==> 07-25: inputs <==
==> flow/design.v (excerpt) <==
module cordic_sin_cos(clk,rst,target_angle,x_res,y_res);
 input clk,rst;   
 input signed [19:0] target_angle;    
 output reg signed [19:0] x_res;  
 output reg signed [19:0] y_res;  
 wire signed [19:0] x_res_comb;  
 wire signed [19:0] y_res_comb;  
 reg signed [19:0] x [9:0];   
 reg signed [19:0] y [9:0];   
 wire signed[19:0] arc_tan [8:0];   
 reg  signed[19:0] z[8:0];   
 reg  d[8:0];  
 wire signed [19:0] target_angle_conv;   
 wire [2:0] quadrant_loc;  
 assign arc_tan[0] = {{6{1'b0}},10'b0000101101,4'b0000};    
 assign arc_tan[1] = {{6{1'b0}},10'b0000011010,4'b1001};    
 assign arc_tan[2] = {{6{1'b0}},10'b0000001110,4'b0000};    
 assign arc_tan[3] = {{6{1'b0}},10'b0000000111,4'b0010};    
 assign arc_tan[4] = {{6{1'b0}},10'b0000000011,4'b1001};    
 assign arc_tan[5] = {{6{1'b0}},10'b0000000001,4'b1100};    
 assign arc_tan[6] = {{6{1'b0}},10'b0000000000,4'b1110};    
 assign arc_tan[7] = {{6{1'b0}},10'b0000000000,4'b0111};    
 assign arc_tan[8] = {{6{1'b0}},10'b0000000000,4'b0011};    
 get_conv_target_angle conv_angle(.target_angle(target_angle),.target_angle_conv(target_angle_conv),.quadrant_loc(quadrant_loc));
 output_mapping out_map(.x(x[9][19:0]),.y(y[9][19:0]),.quadrant_loc(quadrant_loc),.x_res(x_res_comb),.y_res(y_res_comb));
 always@(posedge clk)
  begin
    if (rst == 0)
       begin
         x_res [19:0]     <= 20'b0;
         y_res [19:0]     <= 20'b0;  
       end 
    else 
       begin
         x_res [19:0] <= x_res_comb;
         y_res [19:0] <= y_res_comb;
       end
  end
 always@(*)
   begin
      x[0] = 20'b00001001101101110001;  
      y[0] = 20'b00000000000000000000;  
      z[0] = target_angle_conv;  
      d[0] = (z[0][19] == 0) ? 1 : 0;   
   end
 always@(*)
   begin
     x[1] = (d[0] == 1) ? (x[0] - y[0]) : (x[0]+y[0]);
     y[1] = (d[0] == 1) ? (y[0] + x[0]) : (y[0]-x[0]);
     z[1] = (d[0] == 1) ? (z[0] - arc_tan[0]) : (z[0]+arc_tan[0]);
     d[1] = (z[1][19] == 0) ? 1 : 0;
     x[2] = (d[1] == 1) ? (x[1] - (y[1]>>>1)) : (x[1]+(y[1]>>>1));
     y[2] = (d[1] == 1) ? (y[1] + (x[1]>>>1)) : (y[1]-(x[1]>>>1));
     z[2] = (d[1] == 1) ? (z[1] - arc_tan[1]) : (z[1]+arc_tan[1]);
     d[2] = (z[2][19] == 0) ? 1 : 0;   
     x[3] = (d[2] == 1) ? (x[2] - (y[2]>>>2)) : (x[2]+(y[2]>>>2));
     y[3] = (d[2] == 1) ? (y[2] + (x[2]>>>2)) : (y[2]-(x[2]>>>2));
  ...
clock: 44.8 ns
lec_check: 0
abc_area: 1
cap_margin: 35
cell_pad_in_sites_detail_placement: 2
cell_pad_in_sites_global_placement: 2
core_aspect_ratio: 0.77
core_margin: 8
core_utilization: 60
cts_cluster_diameter: 175
cts_cluster_size: 79
gpl_routability_driven: 0
gpl_timing_driven: 0
hold_slack_margin: 0.2
max_routing_layer: met4
min_routing_layer: met2
place_density_lb_addon: 0.21
setup_slack_margin: 5.0
slew_margin: 30
tns_end_percent: 85
run.sh (not shown) runs the stock make flow with config.mk's settings and CLKGATE_MAP_FILE=.
==> inputs of 12-22, as changes to 07-25 <==
Settings changed: ABC_AREA 1 to default, CELL_PAD_IN_SITES_DETAIL_PLACEMENT 2 to default, CELL_PAD_IN_SITES_GLOBAL_PLACEMENT 2 to 0, CORE_ASPECT_RATIO 0.77 to default, CORE_MARGIN 8 to 2, CTS_CLUSTER_DIAMETER 175 to 84, CTS_CLUSTER_SIZE 79 to default, GPL_ROUTABILITY_DRIVEN 0 to default, GPL_TIMING_DRIVEN 0 to default, HOLD_SLACK_MARGIN 0.2 to default, MAX_ROUTING_LAYER met4 to default, MIN_ROUTING_LAYER met2 to default, PLACE_DENSITY_LB_ADDON 0.21 to 0.0, SETUP_SLACK_MARGIN 5.0 to 0.31, TNS_END_PERCENT 85 to 80.
==> flow/constraint.sdc (replaced) <==
create_clock -name core_clock -period 34.9 [get_ports {clk}]
set_input_delay 6.9800 -clock core_clock [delete_from_list [all_inputs] [get_ports {clk}]]
set_output_delay 6.9800 -clock core_clock [all_outputs]
set_load 0.01 [all_outputs]
==> results <==
07-25 never finished: it broke off in 3_1_place_gp_skip_io (FLW-0024). 12-22 ran to the end with no violations.
In 07-25 the synthesized cell count is higher than in 12-22, by about 15%.
Between 07-25 and 12-22, the lower die area is in 12-22 (gap 14%, measured against 12-22).
Area after synthesis: 07-25 is larger than 12-22 (about 1.1%).
==> figures <==
	07-25	12-22
Outcome	stopped before the end	complete, no violations
Failing step	3_1_place_gp_skip_io	-
Init Core Util	61.0%	60.5%
Dominant cell by count in the synthesized netlist	nand2_1	ha_1
Parity-gate share of the synthesized area counting xor and xnor cells	18.4%	18.5%
Cell Rows	62	71
Number of cells in Yosys stat	3584	3113
Floorplan die width	238 um	198 um
Count of mapped cells out of synthesis	3584	3113
Nets at Floorplan	4033	3562
Mux contribution to synthesized area	0%	1.41%
Sequential cell area fraction in the yosys report	3.51%	3.55%
Synthesized chip area reported by yosys	0.0228 mm^2	0.0226 mm^2
Basic-gate share of the synthesized area counting and, or, nand and nor cells	25.0%	19.5%
Area of the placeable core	0.0374 mm^2	0.0373 mm^2


==> inputs of job 2441 <==
Starting RTL as in the previous note.
==> flow/config.mk <==
export PLATFORM = sky130hd
export DESIGN_NAME = cordic_sin_cos
export DESIGN_NICKNAME = cordic_sin_cos
export VERILOG_FILES = /design/flow/design.v
export SDC_FILE = /design/flow/constraint.sdc
export NUM_CORES = 4
export LEC_CHECK = 0
export CAP_MARGIN = 25
export CORE_ASPECT_RATIO = 0.5
export CORE_MARGIN = 2
export CORE_UTILIZATION = 32
export SLEW_MARGIN = 10
export TNS_END_PERCENT = 20
==> flow/constraint.sdc <==
create_clock -name core_clock -period 35.0 [get_ports {clk}]
set_input_delay 7.0000 -clock core_clock [delete_from_list [all_inputs] [get_ports {clk}]]
set_output_delay 7.0000 -clock core_clock [all_outputs]
set_load 0.01 [all_outputs]
==> job 5831: changes against job 2441 <==
- CAP_MARGIN: 25 -> 20
- CORE_ASPECT_RATIO: 0.5 -> unset
- CORE_UTILIZATION: 32 -> 72
- PLACE_DENSITY_LB_ADDON: unset -> 0.0
- SLEW_MARGIN: 10 -> 20
- TNS_END_PERCENT: 20 -> unset
==> flow/constraint.sdc (replaced) <==
create_clock -name core_clock -period 27.5 [get_ports {clk}]
set_input_delay 5.5000 -clock core_clock [delete_from_list [all_inputs] [get_ports {clk}]]
set_output_delay 5.5000 -clock core_clock [all_outputs]
set_load 0.01 [all_outputs]
==> job 600: changes against job 2441 <==
- CAP_MARGIN: 25 -> 35
- CORE_ASPECT_RATIO: 0.5 -> unset
- CORE_UTILIZATION: 32 -> 68
- CTS_CLUSTER_SIZE: unset -> 18
- SLEW_MARGIN: 10 -> 20
- TNS_END_PERCENT: 20 -> unset
==> flow/constraint.sdc (replaced) <==
create_clock -name core_clock -period 17.5 [get_ports {clk}]
set_input_delay 3.5000 -clock core_clock [delete_from_list [all_inputs] [get_ports {clk}]]
set_output_delay 3.5000 -clock core_clock [all_outputs]
set_load 0.01 [all_outputs]
==> job 6920: changes against job 2441 <==
- CAP_MARGIN: 25 -> 40
- CORE_ASPECT_RATIO: 0.5 -> unset
- CORE_UTILIZATION: 32 -> 65
- SETUP_SLACK_MARGIN: unset -> -2.0
- SLEW_MARGIN: 10 -> 20
- TNS_END_PERCENT: 20 -> 5
==> flow/constraint.sdc (replaced) <==
create_clock -name core_clock -period 28.2 [get_ports {clk}]
set_input_delay 5.6400 -clock core_clock [delete_from_list [all_inputs] [get_ports {clk}]]
set_output_delay 5.6400 -clock core_clock [all_outputs]
set_load 0.01 [all_outputs]
==> results <==
metric                                                                               job 600                        job 5831                    job 2441                    job 6920
Placement row count                                                                       66                              64                          68                          68
Number of cells after detailed placement                                                   -                            4198                        4087                        4688
Cell chosen for the clock root                                                             -                               -  sky130_fd_sc_hd__clkbuf_16  sky130_fd_sc_hd__clkbuf_16
Status                                                                stopped before the end          stopped before the end    timing/DRC/antenna clean      stopped before the end
Last stage reached                                         detailed placement (3_5_place_dp)  clock tree synthesis (4_1_cts)                           -    global routing (5_1_grt)
Area post-placement                                                                        -                       29200 um2                   24300 um2                   31900 um2
Number of buffers on the longest clock path                                                -                               -                           2                           2
Area share of the largest cell type after synthesis                                    22.6%                           22.6%                       22.6%                       22.6%
Die span in y                                                                         186 um                          181 um                      192 um                      190 um
Number of buffers created by CTS                                                           -                               -                           5                           5
Area of the die                                                                    34700 um2                       32800 um2                   72800 um2                   36200 um2
H-tree level count                                                                         -                               -                           2                           2
TritonCTS sink count                                                                       -                               -                          40                          40
Pre-CTS setup slack                                                                        -                        -2.65 ns                   -0.212 ns                    -2.74 ns
Count of hold buffers inserted by post-cts repair                                          -                               -                           0                           0
Floorplan-stage core utilization                                                       69.2%                           73.4%                       32.5%                       65.6%
HPWL after detailed placement                                                              -                         77.7 mm                     56.0 mm                     77.3 mm
Seq/Total Area, Yosys                                                                  3.55%                           3.55%                       3.55%                       3.55%
Cell taking the most area after synthesis                              sky130_fd_sc_hd__ha_1           sky130_fd_sc_hd__ha_1       sky130_fd_sc_hd__ha_1       sky130_fd_sc_hd__ha_1
Fraction of the mapped netlist area in simple logic gates                              19.5%                           19.5%                       19.5%                       19.5%
Die X-Extent                                                                          186 um                          181 um                      380 um                      190 um
Post-CTS Setup Inserts                                                                     -                               -                           0                           1
Yosys Instances                                                                         3113                            3113                        3113                        3113
Final weighted congestion in routability-driven placement                               1.02                           0.999                       0.927                        1.01
Core Region                                                                        32600 um2                       30700 um2                   69300 um2                   34400 um2
Number of gates given a new drive strength after cts                                       -                               -                           1                          43


==> v16: inputs <==
==> flow/design.v <==
`timescale 1ns / 1ps
module get_conv_target_angle(
input signed [19:0] target_angle,
output reg signed [19:0] target_angle_conv,
output reg [2:0] quadrant_loc
    );
  always@(*)
    begin
        if ((target_angle >{16'd90,4'd0}) && (target_angle <= {16'd180,4'd0})) target_angle_conv = target_angle - {16'd90,4'd0};
        else if ((target_angle >{16'd180,4'd0}) && (target_angle <= {16'd270,4'd0})) target_angle_conv = target_angle - {16'd180,4'd0};
        else if ((target_angle > {16'd270,4'd0}) && (target_angle <= {16'd360,4'd0})) target_angle_conv = target_angle - {16'd360,4'd0};
        else target_angle_conv = target_angle;
    end 
  always@(*)
    begin
        if ((target_angle >{16'd90,4'd0}) && (target_angle <= {16'd180,4'd0})) quadrant_loc = 3'd2;
        else if ((target_angle >{16'd180,4'd0}) && (target_angle <= {16'd270,4'd0})) quadrant_loc = 3'd3;
        else if ((target_angle > {16'd270,4'd0}) && (target_angle <= {16'd360,4'd0})) quadrant_loc = 3'd4;
        else quadrant_loc = 3'd1;
    end    
endmodule
`timescale 1ns / 1ps
module output_mapping(
input signed [19:0] x, 
input signed [19:0] y,
input [2:0] quadrant_loc,
output reg signed [19:0] x_res,
output reg signed [19:0] y_res
    );
always@(*)
    begin
        if (quadrant_loc == 3'd2) x_res = -y;
        else if (quadrant_loc == 3'd3) x_res = -x;
        else  x_res = x; 
    end
 always@(*)
   begin
     if (quadrant_loc == 3'd2)       y_res = x;
     else if (quadrant_loc == 3'd3)  y_res = -y;
     else                            y_res = y; 
   end
endmodule
`timescale 1ns / 1ps
module cordic_sin_cos(clk,rst,target_angle,x_res,y_res);
 input clk,rst;   
 input signed [19:0] target_angle;    
 output reg signed [19:0] x_res;  
 output reg signed [19:0] y_res;  
 wire signed [19:0] x_res_comb;  
 wire signed [19:0] y_res_comb;  
 reg signed [19:0] x [9:0];   
 reg signed [19:0] y [9:0];   
 wire signed[19:0] arc_tan [8:0];   
 reg  signed[19:0] z[8:0];   
 reg  d[8:0];  
 wire signed [19:0] target_angle_conv;   
 wire [2:0] quadrant_loc;  
 assign arc_tan[0] = {{6{1'b0}},10'b0000101101,4'b0000};    
 assign arc_tan[1] = {{6{1'b0}},10'b0000011010,4'b1001};    
 assign arc_tan[2] = {{6{1'b0}},10'b0000001110,4'b0000};    
 assign arc_tan[3] = {{6{1'b0}},10'b0000000111,4'b0010};    
 assign arc_tan[4] = {{6{1'b0}},10'b0000000011,4'b1001};    
 assign arc_tan[5] = {{6{1'b0}},10'b0000000001,4'b1100};    
 assign arc_tan[6] = {{6{1'b0}},10'b0000000000,4'b1110};    
 assign arc_tan[7] = {{6{1'b0}},10'b0000000000,4'b0111};    
 assign arc_tan[8] = {{6{1'b0}},10'b0000000000,4'b0011};    
 get_conv_target_angle conv_angle(.target_angle(target_angle),.target_angle_conv(target_angle_conv),.quadrant_loc(quadrant_loc));
 output_mapping out_map(.x(x[9][19:0]),.y(y[9][19:0]),.quadrant_loc(quadrant_loc),.x_res(x_res_comb),.y_res(y_res_comb));
 always@(posedge clk)
  begin
    if (rst == 0)
       begin
         x_res [19:0]     <= 20'b0;
         y_res [19:0]     <= 20'b0;  
       end 
    else 
       begin
         x_res [19:0] <= x_res_comb;
         y_res [19:0] <= y_res_comb;
       end
  end
 always@(*)
   begin
      x[0] = 20'b00001001101101110001;  
      y[0] = 20'b00000000000000000000;  
      z[0] = target_angle_conv;  
      d[0] = (z[0][19] == 0) ? 1 : 0;   
   end
 always@(*)
   begin
     x[1] = (d[0] == 1) ? (x[0] - y[0]) : (x[0]+y[0]);
     y[1] = (d[0] == 1) ? (y[0] + x[0]) : (y[0]-x[0]);
     z[1] = (d[0] == 1) ? (z[0] - arc_tan[0]) : (z[0]+arc_tan[0]);
     d[1] = (z[1][19] == 0) ? 1 : 0;
     x[2] = (d[1] == 1) ? (x[1] - (y[1]>>>1)) : (x[1]+(y[1]>>>1));
     y[2] = (d[1] == 1) ? (y[1] + (x[1]>>>1)) : (y[1]-(x[1]>>>1));
     z[2] = (d[1] == 1) ? (z[1] - arc_tan[1]) : (z[1]+arc_tan[1]);
     d[2] = (z[2][19] == 0) ? 1 : 0;   
     x[3] = (d[2] == 1) ? (x[2] - (y[2]>>>2)) : (x[2]+(y[2]>>>2));
     y[3] = (d[2] == 1) ? (y[2] + (x[2]>>>2)) : (y[2]-(x[2]>>>2));
     z[3] = (d[2] == 1) ? (z[2] - arc_tan[2]) : (z[2]+arc_tan[2]);
     d[3] = (z[3][19] == 0) ? 1 : 0; 
     x[4] = (d[3] == 1) ? (x[3] - (y[3]>>>3)) : (x[3]+(y[3]>>>3));
     y[4] = (d[3] == 1) ? (y[3] + (x[3]>>>3)) : (y[3]-(x[3]>>>3));
     z[4] = (d[3] == 1) ? (z[3] - arc_tan[3]) : (z[3]+arc_tan[3]);
     d[4] = (z[4][19] == 0) ? 1 : 0; 
     x[5] = (d[4] == 1) ? (x[4] - (y[4]>>>4)) : (x[4]+(y[4]>>>4));
     y[5] = (d[4] == 1) ? (y[4] + (x[4]>>>4)) : (y[4]-(x[4]>>>4));
     z[5] = (d[4] == 1) ? (z[4] - arc_tan[4]) : (z[4]+arc_tan[4]);
     d[5] = (z[5][19] == 0) ? 1 : 0; 
     x[6] = (d[5] == 1) ? (x[5] - (y[5]>>>5)) : (x[5]+(y[5]>>>5));
     y[6] = (d[5] == 1) ? (y[5] + (x[5]>>>5)) : (y[5]-(x[5]>>>5));
     z[6] = (d[5] == 1) ? (z[5] - arc_tan[5]) : (z[5]+arc_tan[5]);
     d[6] = (z[6][19] == 0) ? 1 : 0; 
     x[7] = (d[6] == 1) ? (x[6] - (y[6]>>>6)) : (x[6]+(y[6]>>>6));
     y[7] = (d[6] == 1) ? (y[6] + (x[6]>>>6)) : (y[6]-(x[6]>>>6));
     z[7] = (d[6] == 1) ? (z[6] - arc_tan[6]) : (z[6]+arc_tan[6]);
     d[7] = (z[7][19] == 0) ? 1 : 0; 
     x[8] = (d[7] == 1) ? (x[7] - (y[7]>>>7)) : (x[7]+(y[7]>>>7));
     y[8] = (d[7] == 1) ? (y[7] + (x[7]>>>7)) : (y[7]-(x[7]>>>7));
     z[8] = (d[7] == 1) ? (z[7] - arc_tan[7]) : (z[7]+arc_tan[7]);
     d[8] = (z[8][19] == 0) ? 1 : 0; 
     x[9] = (d[8] == 1) ? (x[8] - (y[8]>>>8)) : (x[8]+(y[8]>>>8));
     y[9] = (d[8] == 1) ? (y[8] + (x[8]>>>8)) : (y[8]-(x[8]>>>8));
     z[9] = (d[8] == 1) ? (z[8] - arc_tan[8]) : (z[8]+arc_tan[8]);
     d[9] = (z[9][19] == 0) ? 1 : 0; 
   end
endmodule
==> flow/run.sh <==
#!/bin/bash
# the make line also repeats each setting of config.mk as NAME=value (left out here)
make -C /OpenROAD-flow-scripts/flow DESIGN_CONFIG=/design/flow/config.mk WORK_HOME=/design/flow/orfs CLKGATE_MAP_FILE= finish
==> flow/config.mk <==
export PLATFORM = sky130hd
export DESIGN_NAME = cordic_sin_cos
export DESIGN_NICKNAME = cordic_sin_cos
export VERILOG_FILES = /design/flow/design.v
export SDC_FILE = /design/flow/constraint.sdc
export NUM_CORES = 4
export LEC_CHECK = 0
export CAP_MARGIN = 25
export CELL_PAD_IN_SITES_GLOBAL_PLACEMENT = 3
export CORE_MARGIN = 2
export CORE_UTILIZATION = 40
export SLEW_MARGIN = 20
==> flow/constraint.sdc <==
create_clock -name core_clock -period 35.0 [get_ports {clk}]
set_input_delay 7.0000 -clock core_clock [delete_from_list [all_inputs] [get_ports {clk}]]
set_output_delay 7.0000 -clock core_clock [all_outputs]
set_load 0.01 [all_outputs]
==> inputs of v9, as changes to v16 <==
Settings changed: CAP_MARGIN 25 to 35, CELL_PAD_IN_SITES_GLOBAL_PLACEMENT 3 to default, CORE_UTILIZATION 40 to 70, CTS_CLUSTER_SIZE from default to 18, PLACE_DENSITY from default to 0.79.
==> flow/constraint.sdc (replaced) <==
create_clock -name core_clock -period 17.5 [get_ports {clk}]
set_input_delay 3.5000 -clock core_clock [delete_from_list [all_inputs] [get_ports {clk}]]
set_output_delay 3.5000 -clock core_clock [all_outputs]
set_load 0.01 [all_outputs]
==> inputs of v28, as changes to v16 <==
Settings changed: CAP_MARGIN 25 to 20, CELL_PAD_IN_SITES_GLOBAL_PLACEMENT 3 to default, CORE_UTILIZATION 40 to 69, CTS_CLUSTER_SIZE from default to 97.
==> flow/constraint.sdc (replaced) <==
create_clock -name core_clock -period 41.1 [get_ports {clk}]
set_input_delay 8.2200 -clock core_clock [delete_from_list [all_inputs] [get_ports {clk}]]
set_output_delay 8.2200 -clock core_clock [all_outputs]
set_load 0.01 [all_outputs]
==> results <==
v16 finished with timing, DRC and antenna clean. v28 ran to the end with no violations. v9 did not get past detailed placement (3_5_place_dp).
Core utilization: v16 is lower than v28 (30 points).
In v9 the die size is lower than in v16, by about 40%.
Against v28, the first-iteration DRC count of v16 is lower by about 35%.
Against v28, the final cell count of v16 is higher by 9.1%.
==> figures <==
|  | v28 | v9 | v16 |
|---|---|---|---|
| Run status | finished clean | aborted with a tool error | finished clean |
| Failing step | - | detailed placement (3_5_place_dp) | - |
| Clock Path Buffers | 2 | - | 2 |
| Data buffer area share | 3.27% | - | 3.96% |
| Uppermost layer routed | met4 | - | met5 |
| Floorplan Utilization | 69.7% | 71.3% | 40.3% |
| Number of buffers inserted during clock tree synthesis | 5 | - | 5 |
| Std-Cell Core Area | 32400 um^2 | 31600 um^2 | 56100 um^2 |
| Total Routing Usage GR | 37.8% | - | 23.5% |
| Routed wl met3 | 4420 um | - | 1990 um |
| Utilization of the core after routing | 74.0% | - | 44.2% |
| Total of hold buffers inserted after clock tree synthesis | 0 | - | 0 |
